==> flow/design.v <==
module fft_4pt #(
    parameter DATA_WIDTH = 16
) (
    input clk,
    input rst_n,
    input data_valid_in,
    input  signed [DATA_WIDTH-1:0] x0_r,
    input  signed [DATA_WIDTH-1:0] x0_i,
    input  signed [DATA_WIDTH-1:0] x1_r,
    input  signed [DATA_WIDTH-1:0] x1_i,
    input  signed [DATA_WIDTH-1:0] x2_r,
    input  signed [DATA_WIDTH-1:0] x2_i,
    input  signed [DATA_WIDTH-1:0] x3_r,
    input  signed [DATA_WIDTH-1:0] x3_i,
    output data_valid_out,
    output signed [DATA_WIDTH+1:0] X0_r,
    output signed [DATA_WIDTH+1:0] X0_i,
    output signed [DATA_WIDTH+1:0] X1_r,
    output signed [DATA_WIDTH+1:0] X1_i,
    output signed [DATA_WIDTH+1:0] X2_r,
    output signed [DATA_WIDTH+1:0] X2_i,
    output signed [DATA_WIDTH+1:0] X3_r,
    output signed [DATA_WIDTH+1:0] X3_i
);
    localparam S1_WIDTH = DATA_WIDTH + 1;
    localparam S2_WIDTH = DATA_WIDTH + 2;
    reg signed [DATA_WIDTH-1:0] x0_r_reg, x0_i_reg;
    reg signed [DATA_WIDTH-1:0] x2_r_reg, x2_i_reg;
    reg signed [DATA_WIDTH-1:0] x1_r_reg, x1_i_reg;
    reg signed [DATA_WIDTH-1:0] x3_r_reg, x3_i_reg;
    reg valid_s0;
    always @(posedge clk or negedge rst_n) begin
        if (!rst_n) begin
            x0_r_reg <= 0; x0_i_reg <= 0;
            x2_r_reg <= 0; x2_i_reg <= 0;
            x1_r_reg <= 0; x1_i_reg <= 0;
            x3_r_reg <= 0; x3_i_reg <= 0;
            valid_s0 <= 1'b0;
        end else begin
            x0_r_reg <= x0_r; x0_i_reg <= x0_i;
            x2_r_reg <= x2_r; x2_i_reg <= x2_i;
            x1_r_reg <= x1_r; x1_i_reg <= x1_i;
            x3_r_reg <= x3_r; x3_i_reg <= x3_i;
            valid_s0 <= data_valid_in;
        end
    end
    wire signed [S1_WIDTH-1:0] A_r, A_i, B_r, B_i;
    wire signed [S1_WIDTH-1:0] C_r, C_i, D_r, D_i;
    assign A_r = x0_r_reg + x2_r_reg;
    assign A_i = x0_i_reg + x2_i_reg;
    assign B_r = x0_r_reg - x2_r_reg;
    assign B_i = x0_i_reg - x2_i_reg;
    assign C_r = x1_r_reg + x3_r_reg;
    assign C_i = x1_i_reg + x3_i_reg;
    assign D_r = x1_r_reg - x3_r_reg;
    assign D_i = x1_i_reg - x3_i_reg;
    reg signed [S1_WIDTH-1:0] A_r_reg, A_i_reg, B_r_reg, B_i_reg;
    reg signed [S1_WIDTH-1:0] C_r_reg, C_i_reg, D_r_reg, D_i_reg;
    reg valid_s1;
    always @(posedge clk or negedge rst_n) begin
        if (!rst_n) begin
            A_r_reg <= 0; A_i_reg <= 0;
            B_r_reg <= 0; B_i_reg <= 0;
            C_r_reg <= 0; C_i_reg <= 0;
            D_r_reg <= 0; D_i_reg <= 0;
            valid_s1 <= 1'b0;
        end else begin
            A_r_reg <= A_r; A_i_reg <= A_i;
            B_r_reg <= B_r; B_i_reg <= B_i;
            C_r_reg <= C_r; C_i_reg <= C_i;
            D_r_reg <= D_r; D_i_reg <= D_i;
            valid_s1 <= valid_s0;
        end
    end
    wire signed [S2_WIDTH-1:0] X0_r_w, X0_i_w;
    wire signed [S2_WIDTH-1:0] X1_r_w, X1_i_w;
    wire signed [S2_WIDTH-1:0] X2_r_w, X2_i_w;
    wire signed [S2_WIDTH-1:0] X3_r_w, X3_i_w;
    assign X0_r_w = A_r_reg + C_r_reg;
    assign X0_i_w = A_i_reg + C_i_reg;
    assign X1_r_w = B_r_reg + D_i_reg;
    assign X1_i_w = B_i_reg - D_r_reg;
    assign X2_r_w = A_r_reg - C_r_reg;
    assign X2_i_w = A_i_reg - C_i_reg;
    assign X3_r_w = B_r_reg - D_i_reg;
    assign X3_i_w = B_i_reg + D_r_reg;
    reg signed [S2_WIDTH-1:0] X0_r_reg, X0_i_reg;
    reg signed [S2_WIDTH-1:0] X1_r_reg, X1_i_reg;
    reg signed [S2_WIDTH-1:0] X2_r_reg, X2_i_reg;
    reg signed [S2_WIDTH-1:0] X3_r_reg, X3_i_reg;
    reg valid_s2;
    always @(posedge clk or negedge rst_n) begin
        if (!rst_n) begin
            X0_r_reg <= 0; X0_i_reg <= 0;
            X1_r_reg <= 0; X1_i_reg <= 0;
            X2_r_reg <= 0; X2_i_reg <= 0;
            X3_r_reg <= 0; X3_i_reg <= 0;
            valid_s2 <= 1'b0;
        end else begin
            X0_r_reg <= X0_r_w; X0_i_reg <= X0_i_w;
            X1_r_reg <= X1_r_w; X1_i_reg <= X1_i_w;
            X2_r_reg <= X2_r_w; X2_i_reg <= X2_i_w;
            X3_r_reg <= X3_r_w; X3_i_reg <= X3_i_w;
            valid_s2 <= valid_s1;
        end
    end
    assign X0_r = X0_r_reg;
    assign X0_i = X0_i_reg;
    assign X1_r = X1_r_reg;
    assign X1_i = X1_i_reg;
    assign X2_r = X2_r_reg;
    assign X2_i = X2_i_reg;
    assign X3_r = X3_r_reg;
    assign X3_i = X3_i_reg;
    assign data_valid_out = valid_s2;
endmodule
make LEC_CHECK=0 ABC_AREA=1 CAP_MARGIN=0 CORE_MARGIN=2 CORE_UTILIZATION=72 CTS_CLUSTER_SIZE=15 PLACE_DENSITY_LB_ADDON=0.06 SETUP_SLACK_MARGIN=0.17 SLEW_MARGIN=20 finish   # period 0.569 ns
run.sh (not shown) runs the stock make flow with config.mk's settings and CLKGATE_MAP_FILE=.
The starting point failed in clock tree synthesis (4_1_cts).
Next try:
--- a/flow/config.mk
+++ b/flow/config.mk
@@ -7,8 +7,7 @@
 export LEC_CHECK = 0
 export ABC_AREA = 1
-export CAP_MARGIN = 0
+export CAP_MARGIN = 20
 export CORE_MARGIN = 2
-export CORE_UTILIZATION = 72
-export CTS_CLUSTER_SIZE = 15
+export CORE_UTILIZATION = 71
 export PLACE_DENSITY_LB_ADDON = 0.06
 export SETUP_SLACK_MARGIN = 0.17
Effect: The new run ended with an error in clock tree synthesis (4_1_cts) on DPL-0038; die size increases by 1.4%; synthesized area does not change; synthesized cell count is unchanged.
Next try:
==> flow/config.mk (replaced) <==
export PLATFORM = sky130hd
export DESIGN_NAME = fft_4pt
export DESIGN_NICKNAME = fft_4pt
export VERILOG_FILES = /design/flow/design.v
export SDC_FILE = /design/flow/constraint.sdc
export NUM_CORES = 4
export LEC_CHECK = 0
export CAP_MARGIN = 20
export CORE_MARGIN = 2
export CORE_UTILIZATION = 70
export CTS_CLUSTER_SIZE = 34
export SETUP_SLACK_MARGIN = 0.43
export SLEW_MARGIN = 20
==> flow/constraint.sdc (replaced) <==
create_clock -name core_clock -period 2.83 [get_ports {clk}]
set_input_delay 0.5660 -clock core_clock [delete_from_list [all_inputs] [get_ports {clk}]]
set_output_delay 0.5660 -clock core_clock [all_outputs]
set_load 0.01 [all_outputs]
This time the run reached the layout checks and failed them: hold timing.
Synthesized cell count is lower by a quarter to a third.
Area after synthesis is lower by a little under a tenth.
Die size is lower by a few percent.
